// conv_mac
module conv_mac (
    input         clk,
    input         rst,           
    input         in_valid,
    input  [31:0] OperandA,      
    input  [31:0] OperandB,      
    input  [7:0]  kernel_size,
    output        out_valid,
    output [31:0] result
);
For scale: about 110 I/O pins, roughly 0.044 mm^2 of cells after synthesis.
==> flow/config.mk <==
export PLATFORM = sky130hd
export DESIGN_NAME = conv_mac
export DESIGN_NICKNAME = conv_mac
export VERILOG_FILES = /design/flow/design.v
export SDC_FILE = /design/flow/constraint.sdc
export NUM_CORES = 4
export LEC_CHECK = 0
export ABC_AREA = 1
export CAP_MARGIN = 20
export CELL_PAD_IN_SITES_DETAIL_PLACEMENT = 2
export CORE_MARGIN = 2
export CORE_UTILIZATION = 62
export CTS_CLUSTER_DIAMETER = 53
export GPL_TIMING_DRIVEN = 0
export MIN_ROUTING_LAYER = met2
export SLEW_MARGIN = 0
export TNS_END_PERCENT = 65
==> flow/constraint.sdc <==
create_clock -name core_clock -period 43.3 [get_ports {clk}]
set_input_delay 8.6600 -clock core_clock [delete_from_list [all_inputs] [get_ports {clk}]]
set_output_delay 8.6600 -clock core_clock [all_outputs]
set_load 0.01 [all_outputs]
run.sh (not shown) runs the stock make flow with config.mk's settings and CLKGATE_MAP_FILE=.
The starting point aborted during detailed placement (3_5_place_dp) on DPL-0033.
Next try:
==> flow/config.mk (replaced) <==
export PLATFORM = sky130hd
export DESIGN_NAME = conv_mac
export DESIGN_NICKNAME = conv_mac
export VERILOG_FILES = /design/flow/design.v
export SDC_FILE = /design/flow/constraint.sdc
export NUM_CORES = 4
export LEC_CHECK = 0
export ABC_AREA = 1
export CAP_MARGIN = 20
export CORE_MARGIN = 2
export CORE_UTILIZATION = 69
export PLACE_DENSITY = 0.43
export SLEW_MARGIN = 20
==> flow/constraint.sdc (replaced) <==
create_clock -name core_clock -period 52.4 [get_ports {clk}]
set_input_delay 10.4800 -clock core_clock [delete_from_list [all_inputs] [get_ports {clk}]]
set_output_delay 10.4800 -clock core_clock [all_outputs]
set_load 0.01 [all_outputs]
Effect: The changed run produced a clean layout. Synthesized cell count stays the same. Die area goes down by 10%. Area after synthesis does not change.
Next try:
--- a/flow/config.mk
+++ b/flow/config.mk
@@ -7,7 +7,11 @@
 export LEC_CHECK = 0
 export ABC_AREA = 1
-export CAP_MARGIN = 20
+export CAP_MARGIN = 15
 export CORE_MARGIN = 2
-export CORE_UTILIZATION = 69
+export CORE_UTILIZATION = 72
+export CTS_CLUSTER_DIAMETER = 238
+export CTS_CLUSTER_SIZE = 99
 export PLACE_DENSITY = 0.43
+export SETUP_SLACK_MARGIN = 3.23
 export SLEW_MARGIN = 20
+export TNS_END_PERCENT = 10
==> flow/constraint.sdc (replaced) <==
create_clock -name core_clock -period 25.1 [get_ports {clk}]
set_input_delay 5.0200 -clock core_clock [delete_from_list [all_inputs] [get_ports {clk}]]
set_output_delay 5.0200 -clock core_clock [all_outputs]
set_load 0.01 [all_outputs]
Outcome: The changed run did not get past clock tree synthesis (4_1_cts); die area goes down by 4.1%; synthesized area does not change; synthesized cell count stays the same.
Next try:
==> flow/config.mk (replaced) <==
export PLATFORM = sky130hd
export DESIGN_NAME = conv_mac
export DESIGN_NICKNAME = conv_mac
export VERILOG_FILES = /design/flow/design.v
export SDC_FILE = /design/flow/constraint.sdc
export NUM_CORES = 4
export LEC_CHECK = 0
export CAP_MARGIN = 20
export CORE_MARGIN = 2
export CORE_UTILIZATION = 40
export SLEW_MARGIN = 20
==> flow/constraint.sdc (replaced) <==
create_clock -name core_clock -period 43.0 [get_ports {clk}]
set_input_delay 8.6000 -clock core_clock [delete_from_list [all_inputs] [get_ports {clk}]]
set_output_delay 8.6000 -clock core_clock [all_outputs]
set_load 0.01 [all_outputs]
The changed run finished with timing, DRC and antenna clean.
Area after synthesis is lower by 3.6%.
Die size is higher by 72%.
Synthesized cell count is lower by 20%.

========
== job 101 ==
Starting RTL as in the previous note.
==> flow/config.mk <==
export PLATFORM = sky130hd
export DESIGN_NAME = conv_mac
export DESIGN_NICKNAME = conv_mac
export VERILOG_FILES = /design/flow/design.v
export SDC_FILE = /design/flow/constraint.sdc
export NUM_CORES = 4
export LEC_CHECK = 0
export ABC_AREA = 1
export CAP_MARGIN = 35
export CELL_PAD_IN_SITES_GLOBAL_PLACEMENT = 2
export CORE_MARGIN = 10
export CORE_UTILIZATION = 40
export GPL_TIMING_DRIVEN = 1
export PLACE_DENSITY_LB_ADDON = 0.27
export SLEW_MARGIN = 20
export TNS_END_PERCENT = 25
==> flow/constraint.sdc <==
create_clock -name core_clock -period 33.9 [get_ports {clk}]
set_input_delay 6.7800 -clock core_clock [delete_from_list [all_inputs] [get_ports {clk}]]
set_output_delay 6.7800 -clock core_clock [all_outputs]
set_load 0.01 [all_outputs]
Job 101 finished every stage; the final checks, however, were not passed, the failures being negative setup slack.
Input changes introduced in job 102 (baseline for comparison: job 101):
- CELL_PAD_IN_SITES_GLOBAL_PLACEMENT removed (was 2)
- PLACE_DENSITY_LB_ADDON removed (was 0.27)
- TNS_END_PERCENT removed (was 25)
- GPL_TIMING_DRIVEN removed (was 1)
- ABC_AREA removed (was 1)
- CAP_MARGIN changed from 35 to 20
- CORE_UTILIZATION changed from 40 to 55
- CORE_MARGIN changed from 10 to 2
- the clock period (ns, I/O delays scaled along) changed from 33.9 to 43.0
[summary]
Job 102: PASS, flow complete, no timing, DRC or antenna violations. Changes observed in job 102 relative to job 101: area taken by flip-flops and latches has remained practically unchanged; worst setup margin rose 3040 ps. Relative to job 101, the vertical die dimension measured on job 102 has decreased by more than 10%. Cmp job 102 vs job 101: initial antenna violation count higher in job 102. Higher total die size among job 102 and job 101: job 101. Measured against each other, job 102 and job 101 differ in clock skew, the higher figure coming from job 102. Diff job 101 -> job 102: area share of fa/ha/maj cells after synthesis rose 1.2 points, number of global-route vias before repair fell 6,887, worst slew margin relative to its limit fell 15 points. Summary: with job 101 as the reference, number of non-clock buffers in job 102 moved down by more than half.
diff inputs: job 102 => job 103
- setting SETUP_SLACK_MARGIN to 5.0 for the first time
- changing CORE_UTILIZATION from 55 to 58
- changing the clock period (ns, I/O delays scaled along) from 43.0 to 35.0
## What came out
- Final cell count: job 103 > job 102
- Compared with job 102, job 103 shows a sequential share of layout area that is 0.52 points lower.
- Taking job 102 as the reference, in job 103 die width down 2.6%, per-cell routed wire length now larger.
Setup changes, job 103 to job 104
- putting ABC_AREA at 1 where nothing was set
- swapping 58 for 45 in CORE_UTILIZATION
- clearing SETUP_SLACK_MARGIN, which used to be 5.0
- swapping 35.0 for 33.0 in the clock period (ns, I/O delays scaled along)
Results
- No crash in job 104: every stage finished, but the layout fails its final checks due to negative setup slack.
- Comparing job 104 and job 103, global-route usage is higher on job 103.
- Detailed placement HPWL: job 104 vs job 103 down 0.37%
- Job 104 vs job 103, startpoint of the worst setup timing path: OperandB[30] vs OperandB[25]
- NOTE: endpoint required time on the critical path in job 104 falls short of that of job 103
- Re hold violation total from the final report: no difference whatsoever between job 104 and job 103.
- Highest fanout seen on the critical path, job 104 and job 103, higher one = job 104.
--- input diff job 104..job 105 ---
- SETUP_SLACK_MARGIN now -1.81, previously not set
- CTS_CLUSTER_DIAMETER now 241, previously not set
- CORE_UTILIZATION now 69, was 45
- CTS_CLUSTER_SIZE now 98, previously not set
- the clock period (ns, I/O delays scaled along) now 36.7, was 33.0
==> results <==
- Job 105: register-to-register setup slack is 2380 ps higher than what job 104 reported.
- Job 105: global routing usage summed across all routing layers 8.4 points above job 104
- Min sequential share of layout area across job 104 and job 105: job 104
- | die size | lower: job 105 |
- Between job 104 and job 105, the post-place instance area is lower for job 105.
- Although it ran to completion, job 105 produced a layout that fails the final checks because of negative setup slack.
- In the reports for job 104 and job 105, the larger stage delay of the slowest cell on the critical path belongs to job 105.
